== build 73 ==
// system_top
module system_top (
    input  wire         clk, 
    input  wire         rst,
    input  wire         rx,
    output wire         tx,
    input  wire         miso,
    output wire         sclk,
    output wire         mosi,
    output wire         cs_n,
    output wire         nrst_pd,
    output wire [4:0]   pwm_servos,  
    input  wire [4:0]   input_ir,
	output wire [4:0] led_busy,
	output wire         led1, led2
);
    wire [31:0] UID;
    wire        card_OK;
    wire [4:0] disp_start;
    wire [3:0] s_count [0:4];   
    wire [4:0] busy_servo;
    wire dispensing_active = |busy_servo;
    assign led2     = dispensing_active;
	assign led_busy = busy_servo;
    rc522 rfid_inst (
        .clk            (clk),
        .rst            (rst),
        .miso           (miso),
        .sclk           (sclk),
        .mosi           (mosi),
        .cs_n           (cs_n),
        .nrst_pd        (nrst_pd),
        .UID            (UID),
        .card_OK        (card_OK)
    );
    wire [3:0] count_A, count_B, count_C, count_D, count_E;
    assign s_count[0] = count_A;
    assign s_count[1] = count_B;
    assign s_count[2] = count_C;
    assign s_count[3] = count_D;
    assign s_count[4] = count_E;
    uart_controller comm_inst(
        .clk            (clk),
        .rst            (rst),
        .rx             (rx),
        .tx             (tx),
        .led1           (led1),
        .UID            (UID),
        .card_OK        (card_OK),
        .ir_status      (input_ir),
        .dispensing_active  (dispensing_active),
        .dispenser_start    (disp_start),
        .count_A        (count_A),
        .count_B        (count_B),
        .count_C        (count_C),
        .count_D        (count_D),
        .count_E        (count_E)
    );
    genvar i;
    generate
        for (i = 1; i < 5; i = i + 1) begin: servo_dispensers
            servo_fsm_unit servo_inst1(
                .clk            (clk),
                .rst            (rst),
  ...
Size: ~4800 cells after synthesis, ~980 flip-flops, about 44000 um^2 of cells after synthesis.
Settings: LEC_CHECK=0, ABC_AREA=1, CAP_MARGIN=15, CORE_ASPECT_RATIO=0.72, CORE_MARGIN=2, CORE_UTILIZATION=70, SETUP_SLACK_MARGIN=0.19, SLEW_MARGIN=20; clock period 2.68 ns.
run.sh (not shown) runs the stock make flow with config.mk's settings and CLKGATE_MAP_FILE=.
| build 73 | all stages done | FAIL | negative setup slack |
Modified inputs, build 75 compared to build 73
-- flow/config.mk --
<<< build 73, line 8
export ABC_AREA = 1
export CAP_MARGIN = 15
export CORE_ASPECT_RATIO = 0.72
>>> build 75, line 8
export CAP_MARGIN = 20
<<< build 73, line 12
export CORE_UTILIZATION = 70
export SETUP_SLACK_MARGIN = 0.19
>>> build 75, line 10
export CORE_UTILIZATION = 17
==> flow/constraint.sdc <==
create_clock -name core_clock -period 4.8 [get_ports {clk}]
set_input_delay 0.9600 -clock core_clock [delete_from_list [all_inputs] [get_ports {clk}]]
set_output_delay 0.9600 -clock core_clock [all_outputs]
set_load 0.01 [all_outputs]
[summary]
In summary, build 75 completed successfully, with a layout that passed the timing, design-rule and antenna checks.
Taking build 73 as the reference, in build 75 total CTS buffers picked up an extra 6.7%, internal reg-to-reg setup slack now sits higher, number of non-clock buffers in the layout -318, DRC violation count after routing did not really move.
Changes observed in build 75 relative to build 73: antenna cell count -1, via count -21%, hold slack +0.15 ns, post-synthesis average cell area +about 20%.
Input changes introduced in build 36 (baseline for comparison: build 75):
-- flow/config.mk --
<<< build 75, line 10
export CORE_UTILIZATION = 17
>>> build 36, line 10
export CORE_UTILIZATION = 40
Notes after the runs:
Build 36 has more setup slack than build 75. Met1 demand-to-capacity share in global routing, build 75 and build 36: larger value in build 36. Build 36 vs build 75: maximum VDD drop down in build 36.
--- input diff build 36..build 17 ---
-- flow/config.mk --
<<< build 36, line 10
export CORE_UTILIZATION = 40
>>> build 17, line 10
export CORE_UTILIZATION = 58
export CTS_CLUSTER_SIZE = 44
export SETUP_SLACK_MARGIN = -0.68
==> flow/constraint.sdc <==
create_clock -name core_clock -period 6.87 [get_ports {clk}]
set_input_delay 1.3740 -clock core_clock [delete_from_list [all_inputs] [get_ports {clk}]]
set_output_delay 1.3740 -clock core_clock [all_outputs]
set_load 0.01 [all_outputs]
Results
Share of power burned in the clock network in build 17 vs build 36: up 0.5 points
In the reports for build 17 and build 36, the smaller count of placed standard cells including taps belongs to build 17.
The final cell count of build 17 falls short of that of build 36 by about 8%.
Summary of the comparison: hold slack is higher in build 17, relative to build 36.
Run comparison: build 36 destination of the critical timing path comm_inst.handler.tx_buf[4][7]$_SDFFCE_PN0P_; build 17 destination of the critical timing path comm_inst.handler.tx_buf[4][6]$_DFFE_PP_
Compared with build 36, in build 17 worst setup slack picked up an extra 1.32 ns; total power went down by 5.1 mW; cell-internal power fell by 30%; overall via count from detail_route increased 2.7%.
Build 17 and build 36 ended up with nearly the same combinational group share of total power.
For the height of the chip, build 17 came in about 17% lower than build 36 did.
Critical path startpoint: comm_inst.rx_fifo.dout[2]$_SDFFE_PP0P_ -> build 36, comm_inst.rx_fifo.dout[3]$_SDFFE_PP0P_ -> build 17
The run showing the greater utilization is build 17.

========
system_top again, from the RTL that the note above started with.
export LEC_CHECK = 0
export CAP_MARGIN = 20
export CELL_PAD_IN_SITES_DETAIL_PLACEMENT = 1
export CORE_MARGIN = 2
export CORE_UTILIZATION = 40
export CTS_CLUSTER_SIZE = 96
export GPL_ROUTABILITY_DRIVEN = 0
export PLACE_DENSITY_LB_ADDON = 0.04
export SETUP_SLACK_MARGIN = 0.22
export SLEW_MARGIN = 25
create_clock -name core_clock -period 8.0 [get_ports {clk}]
The baseline passed the timing, design-rule and antenna checks.
Change:
CELL_PAD_IN_SITES_DETAIL_PLACEMENT = unset   (was 1)
CORE_UTILIZATION = 70   (was 40)
CTS_CLUSTER_SIZE = unset   (was 96)
GPL_ROUTABILITY_DRIVEN = unset   (was 0)
PLACE_DENSITY_LB_ADDON = unset   (was 0.04)
SETUP_SLACK_MARGIN = unset   (was 0.22)
SLEW_MARGIN = 20   (was 25)
clock period = 2.71 ns   (was 8.0 ns; I/O delays follow)
Effect: Now the flow completed, yet does not pass: negative setup slack. Non-clock buffer count grows by 280. Cell count decreases by a few percent. Global-route usage increases by 15 points. Routed wire length rose by a little under a tenth. Total power came out higher to 3.0 times its value. Final area rises by a few percent. Critical path depth is higher by 4. Combinational power went up to 3.9 times its value. Worst setup slack gets worse by 3.8 ns. Clock power came out higher to 2.9 times its value. Via count grows by roughly a tenth.
Change:
ABC_AREA = 1   (was unset)
CAP_MARGIN = 5   (was 20)
CORE_UTILIZATION = 72   (was 70)
CTS_CLUSTER_SIZE = 72   (was unset)
HOLD_SLACK_MARGIN = 0.28   (was unset)
PLACE_DENSITY_LB_ADDON = 0.01   (was unset)
SETUP_SLACK_MARGIN = 0.77   (was unset)
Result: The new run finished but failed the layout checks on negative setup slack. Total power shrinks by 3.5%. Final cell count rises by 16%. Via count grows by 15%. Design area goes up by 3.7%. Worst hold slack improves by 0.025 ns. Sequential share of layout area falls by 1.5 points. Setup slack improves by 0.091 ns.
Change:
ABC_AREA = 0   (was 1)
HOLD_SLACK_MARGIN = -0.1   (was 0.28)
PLACE_DENSITY = 0.35   (was unset)
PLACE_DENSITY_LB_ADDON = unset   (was 0.01)
SETUP_SLACK_MARGIN = 0.75   (was 0.77)
=>
- The changed run ran to the end with violations: negative setup slack
- global-route usage goes up by 2.2 points
- synthesized cell count decreases by 18%
- power climbs by 3.1%
- critical path depth is lower by 2
Change:
CORE_UTILIZATION = 70   (was 72)
CTS_CLUSTER_DIAMETER = 397   (was unset)
CTS_CLUSTER_SIZE = unset   (was 72)
HOLD_SLACK_MARGIN = unset   (was -0.1)
PLACE_DENSITY = unset   (was 0.35)
SETUP_SLACK_MARGIN = -0.26   (was 0.75)
After rerunning: The new run finished but fails on negative setup slack; core utilization fell by 7.1 points; clock-buffer cell count rose by 20; design area fell by 5.7%; maximum frequency rose by 12%; first-iteration DRC count fell by 36%; sequential share of layout area rose by 2.6 points; routed wire length fell by 20%.
Change:
ABC_AREA = unset   (was 0)
CAP_MARGIN = 20   (was 5)
CORE_UTILIZATION = 40   (was 70)
CTS_CLUSTER_DIAMETER = unset   (was 397)
SETUP_SLACK_MARGIN = unset   (was -0.26)
clock period = 8.0 ns   (was 2.71 ns; I/O delays follow)
Effect: Now the flow passed the timing, design-rule and antenna checks. Global-route usage decreases by 16 points. Cell count increases by a few percent. Worst hold slack is better by 0.11 ns. Total power decreases by well over a third. Clock power decreases by well over a third. Fmax decreases by a quarter to a third. Via count decreases by roughly a tenth. Sequential cell count does not change. Core utilization decreases by 37 points. Setup slack is better by 3.7 ns. Cell area decreases by a few percent.
Power figures rest on the tool's default switching activity, not on a simulated workload.
